// WorkingFinal
module WorkingFinal(input clk, input reset, input wire[15:0] mem_rdata, output wire[15:0] mem_addr, output wire[15:0] mem_wdata, output wire mem_we, output wire halt);
clock: 21.0 ns
lec_check: 0
abc_area: 1
cap_margin: 20
core_margin: 2
core_utilization: 69
cts_cluster_diameter: 229
max_routing_layer: met4
place_density: 0.62
slew_margin: 20
tns_end_percent: 5
run.sh (not shown) runs the stock make flow with config.mk's settings and CLKGATE_MAP_FILE=.
The first run never finished: it broke off in global routing (5_1_grt) (GRT-0232).
Edit:
Settings changed: CTS_CLUSTER_SIZE set to 74, PLACE_DENSITY 0.62 to 0.36, SETUP_SLACK_MARGIN set to 3.98.
After rerunning: The new run never finished: it broke off in global routing (5_1_grt) (GRT-0232); die size stays the same; synthesized area is unchanged; synthesized cell count is unchanged.
Edit:
Settings changed: ABC_AREA 1 to unset, CTS_CLUSTER_DIAMETER 229 to unset, CTS_CLUSTER_SIZE 74 to unset, PLACE_DENSITY 0.36 to 0.62, SETUP_SLACK_MARGIN 3.98 to unset.
Clock period 21.0 ns to 25.7 ns, I/O delays scaled along.
Result: With this change the flow produced a layout that fails on negative setup slack. Area after synthesis went up by 5.0%. Die size climbs by 4.8%. Synthesized cell count decreases by 10%.
Edit:
Settings changed: CORE_UTILIZATION 69 to 40, MAX_ROUTING_LAYER met4 to unset, PLACE_DENSITY 0.62 to unset, TNS_END_PERCENT 5 to unset.
Clock period 25.7 ns to 29.0 ns, I/O delays scaled along.
Result: This time the run finished with timing, DRC and antenna clean; critical path depth goes down by 6; utilization fell by 39 points; first-iteration DRC count is lower by about 54%.

WorkingFinal again, from the RTL that the note above started with.
Settings: LEC_CHECK=0, CAP_MARGIN=20, CORE_MARGIN=2, CORE_UTILIZATION=50, HOLD_SLACK_MARGIN=0.3, SETUP_SLACK_MARGIN=4.5, SLEW_MARGIN=20; clock period 16.1 ns.
The first run finished but failed the layout checks on setup timing.
Change:
--- a/flow/config.mk
+++ b/flow/config.mk
@@ -8,6 +8,4 @@
 export CAP_MARGIN = 20
 export CORE_MARGIN = 2
-export CORE_UTILIZATION = 50
-export HOLD_SLACK_MARGIN = 0.3
-export SETUP_SLACK_MARGIN = 4.5
+export CORE_UTILIZATION = 49
 export SLEW_MARGIN = 20
==> flow/constraint.sdc (replaced) <==
create_clock -name core_clock -period 29.0 [get_ports {clk}]
set_input_delay 5.8000 -clock core_clock [delete_from_list [all_inputs] [get_ports {clk}]]
set_output_delay 5.8000 -clock core_clock [all_outputs]
set_load 0.01 [all_outputs]
Effect: Now the flow produced a clean layout; non-clock buffer count decreases by 587; count of clock-buffer cells in the layout increases by 4; first-iteration DRC count decreases by about 16%; clock skew decreases by 4.9 ps; wire length decreases by about 9%.
Change:
--- a/flow/config.mk
+++ b/flow/config.mk
@@ -8,4 +8,4 @@
 export CAP_MARGIN = 20
 export CORE_MARGIN = 2
-export CORE_UTILIZATION = 49
+export CORE_UTILIZATION = 40
 export SLEW_MARGIN = 20
==> flow/constraint.sdc (replaced) <==
create_clock -name core_clock -period 36.0 [get_ports {clk}]
set_input_delay 7.2000 -clock core_clock [delete_from_list [all_inputs] [get_ports {clk}]]
set_output_delay 7.2000 -clock core_clock [all_outputs]
set_load 0.01 [all_outputs]
Outcome: Design area falls by 2.2%; die size rises by 22%; critical path depth rises by 1; non-clock buffer count falls by 65; final cell count rises by 2.6%; synthesized area stays the same.
Change:
--- a/flow/config.mk
+++ b/flow/config.mk
@@ -8,4 +8,5 @@
 export CAP_MARGIN = 20
 export CORE_MARGIN = 2
-export CORE_UTILIZATION = 40
+export CORE_UTILIZATION = 65
+export SETUP_SLACK_MARGIN = 5.0
 export SLEW_MARGIN = 20
==> flow/constraint.sdc (replaced) <==
create_clock -name core_clock -period 19.3 [get_ports {clk}]
set_input_delay 3.8600 -clock core_clock [delete_from_list [all_inputs] [get_ports {clk}]]
set_output_delay 3.8600 -clock core_clock [all_outputs]
set_load 0.01 [all_outputs]
What happened: This time the run stopped in global routing (GRT-0232). Synthesized cell count stays the same. Area after synthesis does not change. Die size shrinks by 38%.

WorkingFinal again, from the RTL that the note above started with.
export LEC_CHECK = 0
export ABC_AREA = 1
export CAP_MARGIN = 10
export CELL_PAD_IN_SITES_DETAIL_PLACEMENT = 0
export CELL_PAD_IN_SITES_GLOBAL_PLACEMENT = 0
export CORE_MARGIN = 3
export CORE_UTILIZATION = 70
export CTS_CLUSTER_SIZE = 80
export GPL_ROUTABILITY_DRIVEN = 0
export HOLD_SLACK_MARGIN = 0.05
export SLEW_MARGIN = 10
create_clock -name core_clock -period 25.9 [get_ports {clk}]
The baseline ended with an error in 5_1_grt on GRT-0232.
Then changed:
Settings changed: ABC_AREA 1 to 0, CELL_PAD_IN_SITES_GLOBAL_PLACEMENT 0 to 1, CORE_UTILIZATION 70 to 69, PLACE_DENSITY from default to 0.65, SETUP_SLACK_MARGIN from default to -1.68.
Clock period 25.9 ns to 66.4 ns, I/O delays scaled along.
Effect: With this change the flow died in 3_1_place_gp_skip_io on GPL-0301; synthesized area rises by 5.0%; die area is higher by 6.3%; synthesized cell count goes down by 10%.

Setup of v15:
Starting RTL as in the previous note.
export LEC_CHECK = 0
export ABC_AREA = 1
export CAP_MARGIN = 20
export CORE_ASPECT_RATIO = 0.83
export CORE_MARGIN = 4
export CORE_UTILIZATION = 58
export CTS_CLUSTER_DIAMETER = 383
export GPL_ROUTABILITY_DRIVEN = 1
export MAX_ROUTING_LAYER = met4
export PLACE_DENSITY_LB_ADDON = 0.2
export SLEW_MARGIN = 25
create_clock -name core_clock -period 44.3 [get_ports {clk}]
Input changes introduced in v17 (baseline for comparison: v15):
Settings: CTS_CLUSTER_DIAMETER: 383 -> unset; ABC_AREA: 1 -> unset; PLACE_DENSITY_LB_ADDON: 0.2 -> unset; CORE_UTILIZATION: 58 -> 40; SLEW_MARGIN: 25 -> 20; CORE_ASPECT_RATIO: 0.83 -> unset; MAX_ROUTING_LAYER: met4 -> unset; CORE_MARGIN: 4 -> 2; GPL_ROUTABILITY_DRIVEN: 1 -> unset; the clock period (ns, I/O delays scaled along): 44.3 -> 30.0.
- On data-path buffer share of cell area in the final layout, the higher figure sits with v17, not v15.
- v17 vs. v15: synthesized cell count has decreased; clock-buffer cell count has decreased.
- From v15 to v17 the numbers moved as follows: transition time of the tightest slew-check pin was more or less identical, post-detailed-routing wire length went up by 5.7%.

WorkingFinal again, from the RTL that the note above started with.
Settings: LEC_CHECK=0, ABC_AREA=1, CAP_MARGIN=20, CORE_MARGIN=2, CORE_UTILIZATION=72, CTS_CLUSTER_SIZE=95, SETUP_SLACK_MARGIN=1.81, SLEW_MARGIN=20, TNS_END_PERCENT=5; clock period 9.84 ns.
The first run died in 5_1_grt with GRT-0116.
Change:
--- a/flow/config.mk
+++ b/flow/config.mk
@@ -9,7 +9,4 @@
 export CAP_MARGIN = 20
 export CORE_MARGIN = 2
-export CORE_UTILIZATION = 72
-export CTS_CLUSTER_SIZE = 95
-export SETUP_SLACK_MARGIN = 1.81
+export CORE_UTILIZATION = 71
 export SLEW_MARGIN = 20
-export TNS_END_PERCENT = 5
==> flow/constraint.sdc (replaced) <==
create_clock -name core_clock -period 36.0 [get_ports {clk}]
set_input_delay 7.2000 -clock core_clock [delete_from_list [all_inputs] [get_ports {clk}]]
set_output_delay 7.2000 -clock core_clock [all_outputs]
set_load 0.01 [all_outputs]
After rerunning:
- With this change the flow produced a clean layout
- synthesized cell count is unchanged
- die size is higher by 1.4%
- area after synthesis is unchanged

## try-sierra
Starting RTL as in the previous note.
clock: 19.8 ns
lec_check: 0
cap_margin: 20
core_aspect_ratio: 1.36
core_margin: 9
core_utilization: 34
cts_cluster_diameter: 167
min_routing_layer: met1
place_density: 0.5
setup_slack_margin: 0.12
slew_margin: 20
STATUS run=try-sierra STAGES=ALL_DONE FINAL_CHECKS=FAILED CAUSE=setup timing
What try-pepper does differently from try-sierra at the input level:
Settings: ABC_AREA newly set to 1; CORE_MARGIN changed from 9 to 2; CORE_UTILIZATION changed from 34 to 64; CTS_CLUSTER_DIAMETER removed (was 167); CTS_CLUSTER_SIZE newly set to 99; CORE_ASPECT_RATIO removed (was 1.36); SETUP_SLACK_MARGIN removed (was 0.12); PLACE_DENSITY removed (was 0.5); MIN_ROUTING_LAYER removed (was met1); the clock period (ns, I/O delays scaled along) changed from 19.8 to 17.9.
### Flow results
- try-pepper: GRT-0116 in 5_1_grt -> run aborted
- Changes observed in try-pepper relative to try-sierra: area share of fa/ha/maj cells after synthesis increased 0.60 points, post-CTS setup buffer count +292, area after detailed placement moved down.
#### Input delta (try-quartz over try-pepper)
Settings: a deleted CTS_CLUSTER_SIZE that had been 99; a deleted ABC_AREA that had been 1; an added SETUP_SLACK_MARGIN of 5.0; a change of CORE_UTILIZATION from 64 to 65; a change of the clock period (ns, I/O delays scaled along) from 17.9 to 30.0.
[summary]
- In the flow results for try-pepper and try-quartz, the number of nets at floorplan is larger on try-pepper.
- Multiplexer share of the synthesized area: lower on try-pepper
- Of try-pepper and try-quartz, none finishes clean.
- For try-pepper, the flow was terminated by a tool error in 5_1_grt and produced no final design.
- From try-pepper to try-quartz the numbers moved as follows: share of synthesized area occupied by flip-flops and latches shows a reduction of 1.2 points; synthesized area shows an increase of 5.0%; post-synthesis share of cell area spent on and-or and or-and gates shows an increase of 7.0 points; Yosys chip area shows an increase of about 5%.
- try-quartz ends up with a weighted congestion reported at the end of routability-driven placement that is 0.030 lower than in try-pepper.

Setup of ember:
WorkingFinal again, from the RTL that the note above started with.
clock: 15.3 ns
lec_check: 0
abc_area: 1
cap_margin: 20
core_margin: 2
core_utilization: 72
cts_cluster_diameter: 385
cts_cluster_size: 98
slew_margin: 20
tns_end_percent: 5
ember: GRT-0232 in 5_1_grt -> run aborted
Inputs modified between ember and xenon:
Settings: CTS_CLUSTER_DIAMETER no longer set, was 385; CORE_UTILIZATION now 58, was 72; CTS_CLUSTER_SIZE no longer set, was 98; SETUP_SLACK_MARGIN now 5.0, previously not set; ABC_AREA no longer set, was 1; the clock period (ns, I/O delays scaled along) now 30.0, was 15.3.
Results
xenon: PASS, flow complete, no timing, DRC or antenna violations. Going from ember to xenon, the area reported by Yosys stat was found to have gone up by about 5%. Simple-gate share of the synthesized area in xenon is 7.6 points lower than in ember. Per the comparison of xenon with ember, synthesized-area fraction occupied by adder cells now smaller, area of the mapped netlist now larger. Of xenon and ember, it is xenon that has the lower total nets after synthesis. [diff] worst slack at placement, xenon relative to ember: improvement. xenon: area of the die about 30% above ember. [xenon] area fraction in mux cells rose 6.6 points relative to ember.
Setup changes, xenon to zinc
Settings: setting CORE_ASPECT_RATIO to 1.81 for the first time; changing CORE_UTILIZATION from 58 to 66; setting MAX_ROUTING_LAYER to met4 for the first time.
zinc: aborted in 5_1_grt (tool error). Post-CTS setup-driven buffer insertion count in zinc vs xenon: down about 30%. xenon fits on a die that is larger than the die of zinc. Core area went down by more than 10% going from xenon to zinc.

Setup of the previous run:
WorkingFinal again, from the RTL that the note above started with.
==> flow/design.v (excerpt) <==
module WorkingFinal(input clk, input reset, input wire[15:0] mem_rdata, output wire[15:0] mem_addr, output wire[15:0] mem_wdata, output wire mem_we, output wire halt);
clock: 9.84 ns
lec_check: 0
abc_area: 1
cap_margin: 20
core_margin: 2
core_utilization: 72
cts_cluster_diameter: 375
cts_cluster_size: 95
place_density: 0.38
setup_slack_margin: -0.13
slew_margin: 20
tns_end_percent: 5
The previous run did not finish; a tool error ended it in global routing (5_1_grt).
Input-level comparison between the current run and the previous run:
# the previous run
export LEC_CHECK = 0
export ABC_AREA = 1
export CAP_MARGIN = 20
export CORE_MARGIN = 2
export CORE_UTILIZATION = 72
export CTS_CLUSTER_DIAMETER = 375
export CTS_CLUSTER_SIZE = 95
export PLACE_DENSITY = 0.38
export SETUP_SLACK_MARGIN = -0.13
export SLEW_MARGIN = 20
export TNS_END_PERCENT = 5
create_clock -name core_clock -period 9.84 [get_ports {clk}]
# the current run
export LEC_CHECK = 0
export ABC_AREA = 1
export CAP_MARGIN = 20
export CORE_MARGIN = 2
export CORE_UTILIZATION = 64
export SLEW_MARGIN = 20
create_clock -name core_clock -period 39.6 [get_ports {clk}]
### Flow results
The current run did not stop at any stage, and its layout met the timing, design-rule and antenna checks. Floorplan row count: higher on the current run. The sequential fraction of the synthesis area on the previous run is in line with that on the current run. The previous run → the current run: height of the die increased about 6%; number of buffers added by the clock tree synthesis step increased 14; number of cells produced by synthesis was more or less identical; count of flip-flops with a built-in enable after synthesis ~0 delta; cell total after placement dropped 423. Starting utilization of the core area (the current run over the previous run): decrease, 8.4 points. In the floorplan summary, the current run is listed with a die area greater than that of the previous run. As far as number of distinct standard cells referenced by the synthesized netlist goes, the previous run and the current run are indistinguishable; the numbers are identical. For core area, dividing the value from the previous run by the value from the current run gives 0.886.

## job 101
WorkingFinal again, from the RTL that the note above started with.
Settings: LEC_CHECK=0, ABC_AREA=1, CAP_MARGIN=20, CORE_MARGIN=2, CORE_UTILIZATION=72, CTS_CLUSTER_DIAMETER=398, CTS_CLUSTER_SIZE=95, PLACE_DENSITY_LB_ADDON=0.01, SETUP_SLACK_MARGIN=1.81, SLEW_MARGIN=20, TNS_END_PERCENT=5; clock period 9.84 ns.
Job 101 did not finish; the tool stopped in global routing (5_1_grt) with error GRT-0116.
--- input diff job 101..job 102 ---
# job 101
export LEC_CHECK = 0
export ABC_AREA = 1
export CAP_MARGIN = 20
export CORE_MARGIN = 2
export CORE_UTILIZATION = 72
export CTS_CLUSTER_DIAMETER = 398
export CTS_CLUSTER_SIZE = 95
export PLACE_DENSITY_LB_ADDON = 0.01
export SETUP_SLACK_MARGIN = 1.81
export SLEW_MARGIN = 20
export TNS_END_PERCENT = 5
create_clock -name core_clock -period 9.84 [get_ports {clk}]
# job 102
export LEC_CHECK = 0
export ABC_AREA = 1
export CAP_MARGIN = 20
export CORE_MARGIN = 2
export CORE_UTILIZATION = 72
export SLEW_MARGIN = 20
create_clock -name core_clock -period 36.0 [get_ports {clk}]
[summary]
- Looking at the reports, job 102 completed the entire flow and the layout it produced met the timing, design-rule and antenna checks.
- Job 101 has higher estimated wirelength of the detail-placed design than job 102.
- Changes observed in job 102 relative to job 101: sequential area share after synthesis held steady; basic-gate share of the synthesized area counting and, or, nand and nor cells neither gained nor lost much; total CTS buffers climbed 16; number of top-level pins now sits at about the same level.

Starting RTL as in the previous note.
Settings: LEC_CHECK=0, ABC_AREA=0, CAP_MARGIN=10, CELL_PAD_IN_SITES_DETAIL_PLACEMENT=0, CELL_PAD_IN_SITES_GLOBAL_PLACEMENT=1, CORE_MARGIN=2, CORE_UTILIZATION=72, CTS_CLUSTER_SIZE=80, GPL_ROUTABILITY_DRIVEN=0, HOLD_SLACK_MARGIN=0.05, PLACE_DENSITY=0.65, SETUP_SLACK_MARGIN=-1.68, SLEW_MARGIN=10; clock period 63.6 ns.
The baseline ended with an error in 3_1_place_gp_skip_io, error GPL-0301.
Rerun with:
Settings changed: ABC_AREA 0 to default, CAP_MARGIN 10 to 0, CELL_PAD_IN_SITES_DETAIL_PLACEMENT 0 to default, CELL_PAD_IN_SITES_GLOBAL_PLACEMENT 1 to default, CORE_UTILIZATION 72 to 40, CTS_CLUSTER_SIZE 80 to default, GPL_ROUTABILITY_DRIVEN 0 to default, HOLD_SLACK_MARGIN 0.05 to default, PLACE_DENSITY 0.65 to default, SETUP_SLACK_MARGIN -1.68 to default, SLEW_MARGIN 10 to 0.
Clock period 63.6 ns to 30.0 ns, I/O delays scaled along.
Result:
- The new run produced a clean layout
- area after synthesis is unchanged
- die size goes up by 78%
- synthesized cell count stays the same
Rerun with:
Settings changed: CAP_MARGIN 0 to 10, CELL_PAD_IN_SITES_DETAIL_PLACEMENT from default to 1, CELL_PAD_IN_SITES_GLOBAL_PLACEMENT from default to 2, HOLD_SLACK_MARGIN from default to 0.19, PLACE_DENSITY_LB_ADDON from default to 0.02, SLEW_MARGIN 0 to 35.
After rerunning: Setup slack degrades by 0.13 ns. Worst hold slack improves by 0.013 ns. Clock skew barely changes. Register-to-register slack got worse by 0.13 ns. Area after synthesis is unchanged. Die area stays the same. Design area rises by about 1%. Non-clock buffer count rose by 6. Routed wire length climbs by about 10%.
Rerun with:
Settings changed: CAP_MARGIN 10 to 15, CELL_PAD_IN_SITES_GLOBAL_PLACEMENT 2 to default, HOLD_SLACK_MARGIN 0.19 to default, PLACE_DENSITY_LB_ADDON 0.02 to default, SLEW_MARGIN 35 to 0.
Outcome: Global-route usage shrinks by 0.98 points. First-iteration DRC count grows by 26%. Routed wire length shrinks by 2.1%. Cell count stays flat. Die area stays the same.
Rerun with:
Settings changed: CAP_MARGIN 15 to 20, CELL_PAD_IN_SITES_DETAIL_PLACEMENT 1 to default, CTS_CLUSTER_SIZE from default to 80, MIN_ROUTING_LAYER from default to met1, SLEW_MARGIN 0 to 35, TNS_END_PERCENT from default to 25.
Result: Area after synthesis is unchanged; worst setup slack is better by 0.28 ns; core utilization fell by 0.11 points; design area hardly moves; non-clock buffer count falls by 14; sequential share of layout area barely changes; via count went down by 3.2%; die size is unchanged.
